==> run Y: inputs <==
==> flow/design.v <==
`timescale 1ns / 1ps
module checkfr_fsm(
    input [31:0] num_in,
    input clk, rst, r_i,
    output res,
    output reg r_o
    );
    reg [4:0] lst;
    reg [4:0] iter;
    reg res_rg;
    reg [1:0] state;
    reg [31:0] num;
    always@(posedge clk)
    begin
        if(rst)
            state <= 2'b00;
        else
        case(state)
        2'b00: if(r_i)
            begin
                lst <= 5'b11111;
                iter <= 0;
                res_rg <= 0;
                num <= num_in;
                state <= 2'b01;
            end
        2'b01:
            begin
                for(iter = 0; iter <= 22; iter = iter + 1)
                begin
                    if (lst == 5'b11111 && num[iter])
                        lst = iter;
                    else
                        lst = lst;
                end
                state <= 2'b10;
            end
        2'b10:
            begin
                if (num[30:23] > 7'b1111111)
                begin
                   res_rg = num[31] || ((22-(num[30:23]-7'b1111111)) >= lst) && (lst!=5'b11111);
                end
                else
                begin
                    res_rg = 1;
                end
                state <= 2'b00;
            end
        default:
            state <= 2'b00;
        endcase
    end
    always@(posedge clk)
    begin
        if(rst)
            r_o <= 0;
        else if(state == 2'b10)
            r_o <= 1;
        else
            r_o <= 0;
    end
    assign res = res_rg;
endmodule
`timescale 1ns / 1ps
module sum_fsm(
    input clk, rst, r_i,
    input [31:0] a, b,
    output [31:0] res,
    output reg r_o
    );
    reg [3:0] state;
    reg [31:0] mx;
    reg [31:0] mn;
    reg [24:0] mant;
    reg [22:0] mant_res;
    reg [8:0] exp;
    reg [4:0] carry;
    reg [4:0] iter;
    reg [31:0] res_reg;
    always@(posedge clk)
    begin
        if(rst)
            state <= 3'b000;
        else
        case(state)
            3'b000:
            begin
                state <= 3'b001;
                mx <= 0;
                mn <= 0;
                mant_res <= 0;
                mant <= 0;
                exp <= 0;
                carry <= 0;
                iter <= 0;
                res_reg <= 0;
            end
            3'b001: if(r_i)
            begin
                mx = (a[30:23] > b[30:23]) ? a : (((a[30:23] == b[30:23])) ? (a[22:0] > b[22:0] ? a : b) : b );
                mn = (a == mx) ? b : a;
                state <= 3'b010;
            end
            3'b010:
            begin
                mant <= (mx[31]^mn[31]) ? {1'b1, mx[22:0]} - ({1'b1, mn[22:0]} >> (mx[30:23]-mn[30:23])): {1'b1, mx[22:0]}+({1'b1, mn[22:0]} >> (mx[30:23]-mn[30:23]));
                state <= 3'b011;
            end
            3'b011:
            begin
                for(iter = 0; iter <= 24; iter = iter + 1)
                begin
                    if(mant[iter])
                        carry = iter;
                    else
                        carry = carry;
                end
                state <= 3'b100;
            end
            3'b100:
            begin
                mant_res <= mant[24] ? (mant >> 1) : (mant << (23-carry)); 
                state <= 3'b101;
            end
            3'b101:
            begin
                exp <= mx[30:23]+carry-5'b10111;
                state <= 3'b110;
            end
            3'b110:
            begin
                res_reg <= mx[31] ? {1'b1, exp[7:0], mant_res} : {1'b0, exp[7:0], mant_res};
                state <= 3'b111;
            end
            3'b111:
                state <= 3'b000;
            default:
                state <= 3'b000;
        endcase
    end
    always@(posedge clk)
    begin
        if(rst)
            r_o <= 0;
        else
        case(state)
            3'b000: r_o <= 0;
            3'b111: r_o <= 1;
        endcase
    end
    assign res = res_reg;
endmodule
`timescale 1ns / 1ps
module del_fsm(
    input [31:0] n, x,
    input clk, rst, r_i,
    output [31:0] res,
    output reg r_o
    );
    reg [24:0] divisible;
    reg [24:0] divider;
    reg [7:0] divs_exp;
    reg [7:0] divd_exp;
    reg divd_fb;
    reg divs_fb;
    reg [4:0] state;
    reg [4:0] iter;
    reg [23:0] mant_res;
    reg [24:0] reminder;
    reg [4:0] carry;
    reg [4:0] carry_sh;
    reg [8:0] exp;
    reg [31:0] res_reg;
    always@(posedge clk)
    begin
        if(rst)
            state <= 5'b00000;
        else
        case(state)
            5'b00000:
            begin
                divisible <= 0;
                divider <= 0;
                divs_exp <= 0;
                divd_exp <= 0;
                divd_fb <= 0;
                divs_fb <= 0;
                iter <= 0;
                mant_res <= 0;
                reminder <= 0;
                carry <= 0;
                res_reg <= 0;
                state <= 5'b00001;
            end
            5'b00001: if(r_i)
            begin
                divisible <= {1'b1, n[22:0]};
                divider <= {1'b1, x[22:0]};
                divs_exp <= n[30:23];
                divd_exp <= x[30:23];
                divd_fb <= n[31];
                divs_fb <= x[31];
                state <= 5'b00010;
            end
            5'b00010:
            begin
                if(divisible >= divider)
                begin
                    divisible <= divisible-divider;
                    mant_res <= mant_res +1'b1;
                    state <= 5'b00010;
                end
                else
                begin
                    reminder <= divisible;
                    state <= 5'b00011;
                end
            end
            5'b00011:
            begin
                reminder <= reminder << 1;
                state <= 5'b00100;
            end
            5'b00100:
            begin
                if(!mant_res[23])
                    state <= 5'b00101;
                else
                    state <= 5'b01010;  
            end
            5'b00101:
            begin
                if(reminder < divider)
                begin
                    mant_res <= mant_res << 1;
                    reminder <= reminder << 1;
                    state <= 5'b01001;
                end
                else
                    state <= 5'b00110;
            end
            5'b00110:
            begin
                mant_res <= (mant_res << 1) + 1'b1;
                state <= 5'b00111;
            end
            5'b00111:
            begin
                reminder <= reminder - divider;
                state <= 5'b01000;
            end
            5'b01000:
            begin
                reminder <= reminder << 1;
                state <= 5'b01001;
            end
            5'b01001:
            begin
                if(iter < 22)
                begin
                    iter <= iter + 1;
                    state <= 5'b00100;
                end
                else
                begin
                    state <= 5'b01010;
                    iter <= 0;
                end
            end
            5'b01010:  
            begin
                if(iter <= 23)
                    state <= 5'b01011;
                else
                    state <= 5'b01100;
            end
            5'b01011:
            begin
                if(mant_res[iter])
                begin
                    carry <= iter;
                    state <= 5'b01101;
                end
                else
                    state <= 5'b01101;
            end
            5'b01101:
            begin
                iter <= iter + 1;
                state <= 5'b01010;
            end
            5'b01100:
            begin
                carry_sh <= 23 - carry;
                state <= 5'b01110;
            end
            5'b01110:
            begin
                mant_res <= mant_res << carry_sh;
                state <= 5'b01111;
            end
            5'b01111:
            begin
                exp <= {1'b0,divs_exp}+7'b1111111-{1'b0,divd_exp};
                state <= 5'b10000;
            end
            5'b10000:
            begin
                res_reg <= {divs_fb^divd_fb, exp[7:0]-5'b10111+carry, mant_res[22:0]};
                state <= 5'b10001;
            end
            5'b10001:
            begin
                state <= 5'b00000;
            end
            default:
                state <= 5'b00000;
        endcase
    end
    always@(posedge clk)
    begin
        if(rst)
            r_o <= 0;
        else if(state == 5'b10001)
            r_o <= 1;
        else
            r_o <= 0;
    end    
    assign res = res_reg;
endmodule
`timescale 1ns / 1ps
module pow2_fsm(
    input [31:0] x,  
    input clk,
    input rst,
    input r_i,
    output [31:0] res,
    output err,
    output reg r_o
    );
    reg [8:0] exp_in;
    reg [22:0] mant_in;
    reg fb;
    reg [8:0] exp;
    reg [47:0] mant;
    reg [22:0] mant_res;
    reg [2:0] state;
    reg [31:0] res_reg;
    reg over;
    always@(posedge clk)
    begin
        if(rst)
            state <= 3'b000;
        else
        case(state)
        3'b000: if(r_i)
        begin
            exp_in <= x[30:23];
            mant_in <= x[22:0];
            fb <= x[31];
            exp <= 0;
            mant <= 0;
            mant_res <= 0;
            over <= 0;
            res_reg <= 0;
            state <= 3'b001;
        end
        3'b001:
        begin
            mant <= {1'b1,mant_in}*{1'b1,mant_in};
            state <= 3'b010;
        end
        3'b010:
        begin
            mant_res <= mant[47] ? mant[46:24] : mant[45:23];  
            state <= 3'b011;
        end
        3'b011:
        begin
            exp <= {1'b0,exp_in}+{1'b0,exp_in}-9'b001111111+mant[47];
            state <= 3'b100;
        end
        3'b100:
        begin
            res_reg = {1'b0, exp[7:0], mant_res};
            over = exp_in[7] ? {exp_in, mant_in} > res_reg[30:0] : {exp_in, mant_in} < res_reg[30:0];
            state <= 3'b101;
        end
        3'b101:
        begin
            state <= 3'b000;
        end
        default:
            state <= 3'b000;
        endcase
    end
    always@(posedge clk)
    begin
        if(rst)
            r_o <= 0;
        else if(state == 3'b101)
            r_o <= 1;
        else
            r_o <= 0;
    end
    assign res = res_reg;
    assign err = over;
endmodule
`timescale 1ns / 1ps
module fsm(
    input [15:0] dataIn,
    input R_I,
    input reset,
    input clk,
    output reg r_o,
    output reg [1:0] err,
    output [31:0] dataOut,
    output ready
    );
    reg [3:0] state;
    reg [31:0] reg_x;
    reg [31:0] reg_n;
    reg [31:0] counter;
    reg [31:0] step1;
    reg [31:0] step2;
    reg fr_i;
    reg fr_flag;
    wire fr_o;
    wire fr_res;
    reg incr_i;
    reg incr_flag;
    wire incr_o;
    wire [31:0] inc_res;
    reg sm_ri;
    reg sm_flag;
    wire sm_ro;
    wire [31:0] sm_res;
    reg dl_ri;
    reg dl_flag;
    wire dl_ro;
    wire [31:0] dl_res;
    reg pw_ri;
    reg pw_flag;
    wire pw_ro;
    wire pw_err;
    wire [31:0] pw_res;
    always@(posedge clk)
    begin
        if(reset)
        begin
            state <= 0;
            fr_i <= 0;
            incr_i <= 0;
            sm_ri <= 0;
            dl_ri <= 0;
            pw_ri <= 0;
        end
        else
        begin
            case(state)
                4'b0000:
                begin
                    reg_x <= 0;
                    reg_n <= 0;
                    counter <= 0;
                    err <= 0;
                    state <= 4'b0001;
                    fr_i <= 0;
                    fr_flag <= 1;
                    incr_i <= 0;
                    incr_flag <= 1;
                    sm_ri <= 0;
                    sm_flag <= 1;
                    dl_ri <= 0;
                    dl_flag <= 1;
                    pw_ri <= 0;
                    pw_flag <= 1;
                end
                4'b0001: if(R_I)
                begin
                    reg_x[31:16] <= dataIn;
                    state <= 4'b0010;
                end
                4'b0010: if(R_I)
                begin
                    reg_x[15:0] <= dataIn;
                    if ({reg_x[31:16], dataIn} == 0)
                    begin 
                        err <= 2'b11;
                        state <= 4'b1110;
                    end
                    else
                        state <= 4'b0011;    
                end
                4'b0011: if(R_I)
                begin
                    reg_n[31:16] <= dataIn;
                    state <= 4'b0100;
                end
                4'b0100: if(R_I)
                begin
                    reg_n[15:0] <= dataIn;
                    state <= 4'b1100;
                end
                4'b1100:  
                begin
                    if(fr_o)
                    begin
                        if(fr_res)
                        begin
                            err <= 2'b10;
                            reg_x <= 0;
                            fr_flag <= 1;
                            state <= 4'b1110;
                        end
                        else
                        begin
                            fr_flag <= 1;
                            state <= 4'b1101;
                        end
                    end
                    else
                    begin
                        if(fr_flag)
                        begin
                            fr_i <= 1;
                            fr_flag <= 0;
                        end
                        else
                            fr_i <= 0;
                   end
                end
                4'b1101:
                begin
                    state <= 4'b0101;
                end
                4'b0101:  
                begin
                    if(incr_o)
                    begin
                        counter <= inc_res;
                        if (inc_res[30:23]>reg_n[30:23] ? 1 : (inc_res[30:23]==reg_n[30:23] ? inc_res[22:0]>=reg_n[22:0] : 0))
                        begin
                            state <= 4'b0000;
                            incr_flag <= 1;
                        end
                        else
                        begin
                            incr_flag <= 1;
                            state <= 4'b0110;
                        end
                    end
                    else
                    begin
                        if(incr_flag)
                        begin
                            incr_i <= 1;
                            incr_flag <= 0;
                        end
                        else
                            incr_i <= 0;
                    end    
                end
                4'b0110:  
                begin
                    if(pw_ro)
                    begin
                        if (pw_err)
                        begin
                            err <= 2'b01;
                            reg_x <= 0;
                            state <= 4'b1110;
                            pw_flag <= 1;
                        end
                        else
                        begin
                            pw_flag <= 1;
                            step1 <= pw_res;
                            state <= 4'b0111;
                        end
                    end
                    else
                    begin
                        if(pw_flag)
                        begin
                            pw_ri <= 1;
                            pw_flag <= 0;
                        end
                        else
                            pw_ri <= 0;
                    end
                end
                4'b0111:  
                begin
                    if(dl_ro)
                    begin
                        dl_flag <= 1;
                        step2 <= dl_res;
                        state <= 4'b1000;
                    end
                    else
                    begin
                        if(dl_flag)
                        begin
                            dl_ri <= 1;
                            dl_flag <= 0;
                        end
                        else
                            dl_ri <= 0;
                   end
                end
                4'b1000:  
                begin
                    if(sm_ro)
                    begin
                        sm_flag <= 1;
                        reg_x <= sm_res;
                        state <= 4'b1110;
                    end
                    else
                    begin
                        if(sm_flag)
                        begin
                            sm_ri <= 1;
                            sm_flag <= 0;
                        end
                        else
                            sm_ri <= 0;
                    end
                end
                4'b1110:  
                begin
                    if(err==0)
                        state <= 4'b0101;
                    else
                        state <= 4'b0000;
                end
            endcase 
        end
    end
    always@(posedge clk)
    begin
        if(reset)
            r_o <= 0;
        else
        case(state)
            4'b0000: r_o <= 0;
            4'b0101: r_o <= 0;
            4'b1110: r_o <= 1;
            4'b1101: r_o <= 1;
        endcase
    end
    assign dataOut = reg_x;
    assign ready = (state == 4'b0001) || (state == 4'b0010) ||
                   (state == 4'b0011) || (state == 4'b0100);
    checkfr_fsm FR(
        .clk(clk),
        .rst(reset),
        .r_i(fr_i),
        .num_in(reg_n),
        .res(fr_res),
        .r_o(fr_o)
    );
    sum_fsm INCR(
        .clk(clk),
        .rst(reset),
        .r_i(incr_i),
        .r_o(incr_o),
        .a(counter),
        .b(32'b00111111100000000000000000000000),
        .res(inc_res)
    );
    sum_fsm SM(
        .clk(clk),
        .rst(reset),
        .r_i(sm_ri),
        .r_o(sm_ro),
        .a(step1),
        .b(step2),
        .res(sm_res)
    );
    pow2_fsm PW(
        .clk(clk),
        .rst(reset),
        .r_i(pw_ri),
        .r_o(pw_ro),
        .x(reg_x),
        .err(pw_err),
        .res(pw_res)
    );
    del_fsm DL(
        .clk(clk),
        .rst(reset),
        .r_i(dl_ri),
        .r_o(dl_ro),
        .n(reg_n),
        .x(reg_x),
        .res(dl_res)
    );
endmodule
==> flow/run.sh <==
#!/bin/bash
# the make line also repeats each setting of config.mk as NAME=value (left out here)
make -C /OpenROAD-flow-scripts/flow DESIGN_CONFIG=/design/flow/config.mk WORK_HOME=/design/flow/orfs CLKGATE_MAP_FILE= finish
==> flow/config.mk <==
export PLATFORM = sky130hd
export DESIGN_NAME = fsm
export DESIGN_NICKNAME = fsm
export VERILOG_FILES = /design/flow/design.v
export SDC_FILE = /design/flow/constraint.sdc
export NUM_CORES = 4
export LEC_CHECK = 0
export ABC_AREA = 0
export CAP_MARGIN = 15
export CELL_PAD_IN_SITES_DETAIL_PLACEMENT = 2
export CELL_PAD_IN_SITES_GLOBAL_PLACEMENT = 3
export CORE_MARGIN = 2
export CORE_UTILIZATION = 41
export CTS_CLUSTER_DIAMETER = 194
export GPL_TIMING_DRIVEN = 1
export HOLD_SLACK_MARGIN = 0.04
export PLACE_DENSITY_LB_ADDON = 0.04
export SLEW_MARGIN = 35
export TNS_END_PERCENT = 55
==> flow/constraint.sdc <==
create_clock -name core_clock -period 6.12 [get_ports {clk}]
set_input_delay 1.2240 -clock core_clock [delete_from_list [all_inputs] [get_ports {clk}]]
set_output_delay 1.2240 -clock core_clock [all_outputs]
set_load 0.01 [all_outputs]
==> inputs of run B, as changes to run Y <==
- ABC_AREA: 0 -> unset
- CAP_MARGIN: 15 -> 20
- CELL_PAD_IN_SITES_DETAIL_PLACEMENT: 2 -> unset
- CELL_PAD_IN_SITES_GLOBAL_PLACEMENT: 3 -> unset
- CORE_UTILIZATION: 41 -> 71
- CTS_CLUSTER_DIAMETER: 194 -> unset
- CTS_CLUSTER_SIZE: unset -> 98
- GPL_TIMING_DRIVEN: 1 -> unset
- HOLD_SLACK_MARGIN: 0.04 -> unset
- PLACE_DENSITY_LB_ADDON: 0.04 -> 0.06
- SETUP_SLACK_MARGIN: unset -> 2.16
- SLEW_MARGIN: 35 -> 20
- TNS_END_PERCENT: 55 -> unset
==> flow/constraint.sdc (replaced) <==
create_clock -name core_clock -period 7.33 [get_ports {clk}]
set_input_delay 1.4660 -clock core_clock [delete_from_list [all_inputs] [get_ports {clk}]]
set_output_delay 1.4660 -clock core_clock [all_outputs]
set_load 0.01 [all_outputs]
==> results <==
Run B finished but failed the layout checks on negative setup slack. Run Y ran to the end with violations: negative setup slack. Between run B and run Y, the lower wire length is in run B (gap about 17%, measured against run Y). Between run B and run Y, the lower via count is in run Y (gap 2.7%, measured against run Y). Against run B, the die area of run Y is higher by 72%. In critical path depth, run Y and run B do not differ. Register-to-register slack: run B is better than run Y (1400 ps). Final cell count: run Y is larger than run B (15%). Clock power: run B is lower than run Y (26%). Against run Y, the clock skew of run B is lower by 34 ps. Between run B and run Y, the lower fmax is in run Y (gap 3.2%, measured against run Y). Against run Y, the sequential power of run B is smaller by 17%. First-iteration DRC count: run Y is smaller than run B (49%).
==> figures <==
Status: run B complete, but fails checks; run Y complete, but fails checks
Reasons for failing layout checks: run B negative setup slack; run Y negative setup slack
PwrDens: run B 171 mW/mm^2; run Y 204 mW/mm^2
Post-layout period usage: run B 103%; run Y 127%
Flop2flop setup slack: run B -200 ps; run Y -1650 ps
Number of iterations in the first detailed-routing pass: run B 11; run Y 6
Storage element area: run B 0.0256 mm^2; run Y 0.0256 mm^2
Count of standard-cell rows: run B 112; run Y 147
Global-route wire length before repair: run B 283000 um; run Y 361000 um
Met2 routing resource usage after global routing: run B 60.4%; run Y 50.2%
MI comb cells: run B 4325; run Y 4323
Post-CTS Setup Inserts: run B 100; run Y 13
Total placed cells including tap cells: run B 7500; run Y 8792
Sequential share of cell area: run B 33.5%; run Y 33.0%
Share of the core filled with cells in the final layout: run B 82.1%; run Y 48.3%
Chip width: run B 310 um; run Y 406 um
Reg2Reg Launch Point: run B PW.mant_in[11]; run Y PW.mant_in[9]
Worst path bufs/invs: run B 8; run Y 7
Detailed Place HPWL: run B 133000 um; run Y 188000 um
Multi-input gate share of total cell area: run B 51.7%; run Y 48.4%
Sequential group share of total power: run B 43.8%; run Y 43.3%
Cell area after placement: run B 0.0696 mm^2; run Y 0.0736 mm^2
Maximum single-stage delay on the critical path: run B 630 ps; run Y 620 ps
Tapcells inserted: run B 1254; run Y 2160
Power is estimated from default activity; no workload was simulated.
